== willow ==
// mips_pipeline
    module mips_pipeline(clk, rst, imem_addr, imem_rdata, dmem_addr, dmem_wdata, dmem_we, dmem_rdata);
export LEC_CHECK = 0
export ABC_AREA = 1
export CAP_MARGIN = 20
export CELL_PAD_IN_SITES_GLOBAL_PLACEMENT = 3
export CORE_ASPECT_RATIO = 1.41
export CORE_MARGIN = 7
export CORE_UTILIZATION = 55
export HOLD_SLACK_MARGIN = 0.06
export MIN_ROUTING_LAYER = met1
export PLACE_DENSITY = 0.6
export SLEW_MARGIN = 5
create_clock -name core_clock -period 17.5 [get_ports {clk}]
run.sh (not shown) runs the stock make flow with config.mk's settings and CLKGATE_MAP_FILE=.
Flow for willow halted at global placement without I/O (3_1_place_gp_skip_io), error code GPL-0301.
[inputs] garnet vs willow
- CORE_ASPECT_RATIO removed (was 1.41)
- HOLD_SLACK_MARGIN removed (was 0.06)
- ABC_AREA removed (was 1)
- MIN_ROUTING_LAYER removed (was met1)
- SLEW_MARGIN changed from 5 to 20
- CORE_MARGIN changed from 7 to 2
- SETUP_SLACK_MARGIN newly set to 4.01
- CELL_PAD_IN_SITES_GLOBAL_PLACEMENT removed (was 3)
- CORE_UTILIZATION changed from 55 to 40
- the clock period (ns, I/O delays scaled along) changed from 17.5 to 14.6
Results
Per the final summary, garnet finished and its layout is clean on timing, DRC and antenna. garnet does better than willow on synthesized area. Summary of garnet over willow: synthesis area per yosys shows a reduction of about 4%; portion of netlist area occupied by mux cells went up 18 points; synthesized-area fraction occupied by and/or/nand/nor cells decreased by 7.5 points relative to the old numbers. Area share of fa/ha/maj cells after synthesis: garnet > willow.
### garnet -> delta
- MAX_ROUTING_LAYER now met4, previously not set
- GPL_TIMING_DRIVEN now 1, previously not set
- SETUP_SLACK_MARGIN no longer set, was 4.01
- CORE_UTILIZATION now 65, was 40
- GPL_ROUTABILITY_DRIVEN now 1, previously not set
- PLACE_DENSITY no longer set, was 0.6
- CTS_CLUSTER_DIAMETER now 263, previously not set
- CELL_PAD_IN_SITES_GLOBAL_PLACEMENT now 2, previously not set
- the clock period (ns, I/O delays scaled along) now 13.8, was 14.6
==> comparison <==
Largest net degree at the start of global routing (delta over garnet): decrease, 16. Number of clock buffers in the layout came out exactly the same in garnet and delta. In the flow results for garnet and delta, the net switching power is smaller on garnet. Comparing initial antenna violation count for garnet and delta, the smaller number came from delta. Achievable clock frequency of delta falls short of that of garnet slightly. Delta (delta minus garnet): fraction of power consumed by the clock network moved down; placeable core area moved down.
What nickel does differently from delta at the input level:
- an added ABC_AREA of 0
- a change of CELL_PAD_IN_SITES_GLOBAL_PLACEMENT from 2 to 0
- an added SETUP_SLACK_MARGIN of 3.41
- a change of CTS_CLUSTER_DIAMETER from 263 to 314
- an added PLACE_DENSITY of 0.41
- a change of CORE_UTILIZATION from 65 to 72
- a change of the clock period (ns, I/O delays scaled along) from 13.8 to 11.5
### Flow results
nickel -> stages 100% | layout checks FAIL | setup timing
Diff delta..nickel | buffer depth of the longest clock path | unchanged
Row net switching component of the power: nickel higher / delta lower
The share of the final layout cell area in sequential cells of delta and that of nickel are within noise of each other.
Between delta and nickel, the cell area after layout does not differ in any meaningful way.
Lower minimum clock period was reported by nickel, not delta.
Re cell count: nickel is 1.8% down on delta.

---

Starting RTL as in the previous note.
make LEC_CHECK=0 CAP_MARGIN=30 CELL_PAD_IN_SITES_DETAIL_PLACEMENT=1 CORE_MARGIN=10 CORE_UTILIZATION=56 CTS_CLUSTER_SIZE=31 HOLD_SLACK_MARGIN=-0.09 SETUP_SLACK_MARGIN=0.95 SLEW_MARGIN=25 TNS_END_PERCENT=95 finish   # period 9.53 ns
The starting point reached the layout checks and failed them: negative setup slack.
Edit:
CAP_MARGIN = 20   (was 30)
CELL_PAD_IN_SITES_DETAIL_PLACEMENT = default   (was 1)
CORE_ASPECT_RATIO = 1.41   (was default)
CORE_MARGIN = 7   (was 10)
CORE_UTILIZATION = 22   (was 56)
CTS_CLUSTER_SIZE = default   (was 31)
HOLD_SLACK_MARGIN = default   (was -0.09)
MIN_ROUTING_LAYER = met2   (was default)
PLACE_DENSITY = 0.6   (was default)
SETUP_SLACK_MARGIN = default   (was 0.95)
SLEW_MARGIN = 5   (was 25)
TNS_END_PERCENT = default   (was 95)
clock period = 17.5 ns   (was 9.53 ns; I/O delays follow)
Outcome: This time the run finished clean; setup slack is better by 4.1 ns; core utilization is lower by 38 points; total power is lower by 45%; sequential power is lower by 45%; fmax is lower by 23%; cell area is higher by 3.1%; worst hold slack is better by 0.026 ns; sequential share of layout area is lower by 1.5 points; synthesized cell count is unchanged; first-iteration DRC count is higher to 2.7 times its value.
Edit:
CORE_ASPECT_RATIO = default   (was 1.41)
CORE_MARGIN = 2   (was 7)
CORE_UTILIZATION = 70   (was 22)
CTS_CLUSTER_SIZE = 25   (was default)
MIN_ROUTING_LAYER = default   (was met2)
PLACE_DENSITY = default   (was 0.6)
SLEW_MARGIN = 20   (was 5)
clock period = 11.7 ns   (was 17.5 ns; I/O delays follow)
Outcome:
- With this change the flow produced a layout that fails on negative setup slack
- core utilization climbs by 53 points
- wire length falls by about a fifth
- sequential power climbs by well over a third
- synthesized cell count does not change
- final area goes down by a few percent
- non-clock buffer count decreases by 3
- critical path depth decreases by 2
Edit:
CORE_UTILIZATION = 72   (was 70)
CTS_CLUSTER_SIZE = 58   (was 25)
PLACE_DENSITY = 0.64   (was default)
clock period = 8.1 ns   (was 11.7 ns; I/O delays follow)
The changed run reached the layout checks and failed them: negative setup slack.
Clock power went up by 49%.
Cell area came out higher by 0.55%.
Via count is higher by 4.1%.
Count of clock-buffer cells in the layout went up by 2.
Clock skew stays flat.
Hold slack got worse by 0.0053 ns.
Setup slack degrades by 3.7 ns.
Die area shrinks by 2.7%.
Edit:
CORE_ASPECT_RATIO = 1.55   (was default)
CTS_CLUSTER_SIZE = 25   (was 58)
PLACE_DENSITY = 0.37   (was 0.64)
SETUP_SLACK_MARGIN = 2.53   (was default)
clock period = 8.51 ns   (was 8.1 ns; I/O delays follow)
=> The changed run completed and failed the layout checks on negative setup slack. Worst setup slack gets better by 0.34 ns. Routed wire length grows slightly. Non-clock buffer count came out lower by 1. Final area hardly moves. Via count is lower slightly. Power goes down by a few percent. Global-route usage came out higher by 0.69 points. Utilization is about the same.
Edit:
CELL_PAD_IN_SITES_GLOBAL_PLACEMENT = 0   (was default)
CORE_ASPECT_RATIO = default   (was 1.55)
CTS_CLUSTER_DIAMETER = 263   (was default)
CTS_CLUSTER_SIZE = default   (was 25)
GPL_ROUTABILITY_DRIVEN = 1   (was default)
GPL_TIMING_DRIVEN = 1   (was default)
MAX_ROUTING_LAYER = met4   (was default)
PLACE_DENSITY = default   (was 0.37)
SETUP_SLACK_MARGIN = default   (was 2.53)
clock period = 11.5 ns   (was 8.51 ns; I/O delays follow)
What happened: The changed run produced a layout that fails on negative setup slack; critical path depth does not change; sequential share of layout area came out higher by 0.34 points; fmax came out higher slightly; first-iteration DRC count came out higher by roughly a tenth.

---

Setup of lane 1:
Starting RTL as in the previous note.
==> flow/config.mk <==
export PLATFORM = sky130hd
export DESIGN_NAME = mips_pipeline
export DESIGN_NICKNAME = mips_pipeline
export VERILOG_FILES = /design/flow/design.v
export SDC_FILE = /design/flow/constraint.sdc
export NUM_CORES = 4
export LEC_CHECK = 0
export CAP_MARGIN = 20
export CORE_MARGIN = 2
export CORE_UTILIZATION = 57
export PLACE_DENSITY = 0.6
export SLEW_MARGIN = 20
==> flow/constraint.sdc <==
create_clock -name core_clock -period 8.28 [get_ports {clk}]
set_input_delay 1.6560 -clock core_clock [delete_from_list [all_inputs] [get_ports {clk}]]
set_output_delay 1.6560 -clock core_clock [all_outputs]
set_load 0.01 [all_outputs]
The flow completed for lane 1, but it is not clean: the layout still shows setup timing.
--- input diff lane 1..lane 2 ---
Settings: setting HOLD_SLACK_MARGIN to 0.28 for the first time; changing CORE_UTILIZATION from 57 to 72; setting CTS_CLUSTER_SIZE to 25 for the first time; setting PLACE_DENSITY_LB_ADDON to 0.0 for the first time; setting SETUP_SLACK_MARGIN to -0.4 for the first time; removing PLACE_DENSITY (formerly 0.6); changing the clock period (ns, I/O delays scaled along) from 8.28 to 8.31.
==> results <==
Of lane 1 and lane 2, none finishes clean.
Re number of cells on the worst hold path: no difference whatsoever between lane 2 and lane 1.
Sort lane 1 and lane 2 by placement row count asc -> top: lane 2
Against lane 1, routed wire length in lane 2 rose slightly.
Lane 2 and lane 1 ended up with roughly the same clock slew at the register clock pins of the worst setup and hold paths.
Fraction of the cycle the final worst path needs: lane 2 lower than lane 1
Number of nets at floorplan came out exactly the same in lane 1 and lane 2.
On portion of total power attributed to the clock network: between lane 1 and lane 2, it ends up lower for lane 2.
The inputs of lane 3 differ from those of lane 2 as listed below.
Settings: HOLD_SLACK_MARGIN removed (was 0.28); PLACE_DENSITY newly set to 0.6; PLACE_DENSITY_LB_ADDON removed (was 0.0); SETUP_SLACK_MARGIN removed (was -0.4); CTS_CLUSTER_SIZE removed (was 25); CORE_UTILIZATION changed from 72 to 40; the clock period (ns, I/O delays scaled along) changed from 8.31 to 14.6.
## What came out
- Lane 3 was carried through to the last stage, and its layout satisfied the timing, design-rule and antenna checks.
- Via count (lower): lane 3
- Changes observed in lane 3 relative to lane 2: transition time of the tightest slew-check pin decreased 0.15 ns, core utilization lost 36 points, clock network fraction of design power increased by 1.9 points relative to the old numbers, highest achievable clock rate down 0.0061 GHz.
## Diff of input files: lane 4 against lane 3
Settings: setting TNS_END_PERCENT to 95 for the first time; removing PLACE_DENSITY (formerly 0.6); setting CELL_PAD_IN_SITES_DETAIL_PLACEMENT to 1 for the first time; changing the clock period (ns, I/O delays scaled along) from 14.6 to 15.0.
## What came out
Lane 4 finished every step from synthesis to the final layout, and the layout passed the timing, design-rule and antenna checks.
Lane 3: full flow OK, the timing, design-rule and antenna checks passed
Total power on lane 4 is down relative to lane 3.
Per the comparison of lane 4 with lane 3, setup slack +0.013 ns, sequential share of layout area ~0 delta.
Power and IR drop assume default switching activity.
